==> inputs of job 8866 <==
// IOTDF
module IOTDF( clk, rst, in_en, iot_in, fn_sel, busy, valid, iot_out);
input          clk;
input          rst;
input          in_en;
input  [7:0]   iot_in;
input  [2:0]   fn_sel;
output         busy;
output         valid;
output [127:0] iot_out;
localparam DES_ENCRYPT = 3'b001;
localparam DES_DECRYPT = 3'b010;
localparam CRC_GEN     = 3'b011;
localparam SORT        = 3'b100;
localparam IDLE    = 2'd0;
localparam LOAD    = 2'd1;
(* fsm_encoding = "auto" *) reg [1:0]   current_state, next_state;
reg [3:0]   load_cnt, load_cnt_next;
reg         load_sel, load_sel_next;
reg [127:0] data_buf0, data_buf0_next;
reg [127:0] data_buf1, data_buf1_next;
reg [1:0]   buffer_full, buffer_full_next;
reg         compute_sel, compute_sel_next;
reg         compute_active, compute_active_next;
reg         busy_reg, busy_reg_next;
reg [127:0] result_reg, result_reg_next;
reg         valid_reg, valid_reg_next;
reg         des_start_reg, des_start_reg_next;
reg         crc_sort_start_reg, crc_sort_start_reg_next;
reg         des_en_reg, des_en_reg_next;
reg         crc_sort_en_reg, crc_sort_en_reg_next;
  ...
==> flow/config.mk <==
export PLATFORM = sky130hd
export DESIGN_NAME = IOTDF
export DESIGN_NICKNAME = IOTDF
export VERILOG_FILES = /design/flow/design.v
export SDC_FILE = /design/flow/constraint.sdc
export NUM_CORES = 4
export LEC_CHECK = 0
export ABC_AREA = 0
export CAP_MARGIN = 20
export CORE_MARGIN = 2
export CORE_UTILIZATION = 61
export CTS_CLUSTER_SIZE = 73
export GPL_ROUTABILITY_DRIVEN = 1
export MAX_ROUTING_LAYER = met5
export MIN_ROUTING_LAYER = met1
export PLACE_DENSITY_LB_ADDON = 0.21
export SETUP_SLACK_MARGIN = 0.62
export SLEW_MARGIN = 20
export TNS_END_PERCENT = 20
==> flow/constraint.sdc <==
create_clock -name core_clock -period 3.27 [get_ports {clk}]
set_input_delay 0.6540 -clock core_clock [delete_from_list [all_inputs] [get_ports {clk}]]
set_output_delay 0.6540 -clock core_clock [all_outputs]
set_load 0.01 [all_outputs]
run.sh (not shown) runs the stock make flow with config.mk's settings and CLKGATE_MAP_FILE=.
==> job 253 (differences from job 8866) <==
==> flow/config.mk (replaced) <==
export PLATFORM = sky130hd
export DESIGN_NAME = IOTDF
export DESIGN_NICKNAME = IOTDF
export VERILOG_FILES = /design/flow/design.v
export SDC_FILE = /design/flow/constraint.sdc
export NUM_CORES = 4
export LEC_CHECK = 0
export CAP_MARGIN = 20
export CORE_MARGIN = 2
export CORE_UTILIZATION = 40
export SLEW_MARGIN = 20
==> flow/constraint.sdc (replaced) <==
create_clock -name core_clock -period 3.74 [get_ports {clk}]
set_input_delay 0.7480 -clock core_clock [delete_from_list [all_inputs] [get_ports {clk}]]
set_output_delay 0.7480 -clock core_clock [all_outputs]
set_load 0.01 [all_outputs]
==> results <==
Count of cells along the worst register-to-register path: job 253 10; job 8866 6
Startpoint of the worst-slack reg-to-reg timing path: job 253 des_inst.current_subkey_reg[44]; job 8866 load_cnt[0]
Relative contribution of sequential cells to total power: job 253 0.386; job 8866 0.390
Tmin final: job 253 3193 ps; job 8866 2662 ps
Clk cell area share: job 253 0.05420; job 8866 0.05537
Share of total power in the clock network: job 253 0.297; job 8866 0.301
Number of global-route vias before repair: job 253 40320; job 8866 41290
Run status: job 253 no timing/DRC/antenna violations; job 8866 no timing/DRC/antenna violations
Net switching power figure: job 253 11.99 mW; job 8866 13.62 mW
GR Util All Layers: job 253 0.2903; job 8866 0.4219
Unrepaired setup endpoints after global routing: job 253 no; job 8866 yes
Worst hold path class: job 253 reg2reg; job 8866 in2async
Delay of the slowest cell on the worst path: job 253 640 ps; job 8866 470 ps
Met3 capacity usage during global routing: job 253 0.06585; job 8866 0.1137

========
==> inputs of cedar <==
Starting RTL as in the previous note.
==> flow/config.mk <==
export PLATFORM = sky130hd
export DESIGN_NAME = IOTDF
export DESIGN_NICKNAME = IOTDF
export VERILOG_FILES = /design/flow/design.v
export SDC_FILE = /design/flow/constraint.sdc
export NUM_CORES = 4
export LEC_CHECK = 0
export ABC_AREA = 0
export CAP_MARGIN = 35
export CORE_MARGIN = 4
export CORE_UTILIZATION = 25
export GPL_ROUTABILITY_DRIVEN = 1
export MAX_ROUTING_LAYER = met5
export MIN_ROUTING_LAYER = met1
export PLACE_DENSITY_LB_ADDON = 0.09
export SLEW_MARGIN = 20
export TNS_END_PERCENT = 20
==> flow/constraint.sdc <==
create_clock -name core_clock -period 3.71 [get_ports {clk}]
set_input_delay 0.7420 -clock core_clock [delete_from_list [all_inputs] [get_ports {clk}]]
set_output_delay 0.7420 -clock core_clock [all_outputs]
set_load 0.01 [all_outputs]
==> inputs of violet, as changes to cedar <==
==> flow/config.mk (replaced) <==
export PLATFORM = sky130hd
export DESIGN_NAME = IOTDF
export DESIGN_NICKNAME = IOTDF
export VERILOG_FILES = /design/flow/design.v
export SDC_FILE = /design/flow/constraint.sdc
export NUM_CORES = 4
export LEC_CHECK = 0
export CAP_MARGIN = 20
export CORE_MARGIN = 2
export CORE_UTILIZATION = 64
export SLEW_MARGIN = 20
==> flow/constraint.sdc (replaced) <==
create_clock -name core_clock -period 3.74 [get_ports {clk}]
set_input_delay 0.7480 -clock core_clock [delete_from_list [all_inputs] [get_ports {clk}]]
set_output_delay 0.7480 -clock core_clock [all_outputs]
set_load 0.01 [all_outputs]
==> inputs of delta, as changes to cedar <==
==> flow/config.mk (replaced) <==
export PLATFORM = sky130hd
export DESIGN_NAME = IOTDF
export DESIGN_NICKNAME = IOTDF
export VERILOG_FILES = /design/flow/design.v
export SDC_FILE = /design/flow/constraint.sdc
export NUM_CORES = 4
export LEC_CHECK = 0
export CAP_MARGIN = 15
export CORE_MARGIN = 2
export CORE_UTILIZATION = 45
export SLEW_MARGIN = 20
==> flow/constraint.sdc (replaced) <==
create_clock -name core_clock -period 5.0 [get_ports {clk}]
set_input_delay 1.0000 -clock core_clock [delete_from_list [all_inputs] [get_ports {clk}]]
set_output_delay 1.0000 -clock core_clock [all_outputs]
set_load 0.01 [all_outputs]
==> qor summary <==
Initial cell density of the core: violet 64.82%; delta 45.38%; cedar 25.23%
Worst VDD drop: violet 0.0006823 V; delta 0.0003488 V; cedar 0.0003935 V
Leakage power: violet 25.65 nW; delta 25.21 nW; cedar 26.62 nW
Number of design-rule violations left by the first detailed-router iteration: violet 6305; delta 5338; cedar 3359
Post-DP HPWL: violet 128.9 mm; delta 133.6 mm; cedar 170.0 mm
Sequential group share of total power: violet 38.3%; delta 38.7%; cedar 35.0%
Area of all placed cells without fillers: violet 55720 um^2; delta 55560 um^2; cedar 59480 um^2
Final routed wire length divided by cell count: violet 26.48 um; delta 26.05 um; cedar 26.70 um
Final weighted congestion of routability-driven global placement: violet 1.014; delta 0.9813; cedar 0.8573
Outcome: violet no timing/DRC/antenna violations; delta no timing/DRC/antenna violations; cedar no timing/DRC/antenna violations
Depth of the most critical reg-to-reg path: violet 8; delta 8; cedar 9
Via count of the first global-routing pass: violet 41480; delta 39485; cedar 42374
Tapcells: violet 1030; delta 1414; cedar 2624
Layout Skew: violet 35.61 ps; delta 31.34 ps; cedar 38.55 ps
Data required time of the worst path: violet 4220 ps; delta 5570 ps; cedar 4310 ps
Wire length the detailed router placed on met1: violet 69.35 mm; delta 81.00 mm; cedar 105.4 mm
Relative slew margins: violet 16.26%; delta 14.81%; cedar 36.24%
Sequential cell area share: violet 39.05%; delta 39.17%; cedar 36.58%
Clock power frac: violet 30.6%; delta 31.1%; cedar 32.5%
Area enclosed by the die boundary: violet 79420 um^2; delta 112400 um^2; cedar 204800 um^2
Power density over the cells: violet 572.5 nW/um^2; delta 426.0 nW/um^2; cedar 592.2 nW/um^2
Met2 Use GR: violet 63.42%; delta 45.23%; cedar 35.07%
Post-Route Utilization: violet 73.13%; delta 51.04%; cedar 30.38%
Met3 routed wirelength: violet 23.14 mm; delta 17.30 mm; cedar 10.26 mm
Power is estimated from default activity; no workload was simulated.
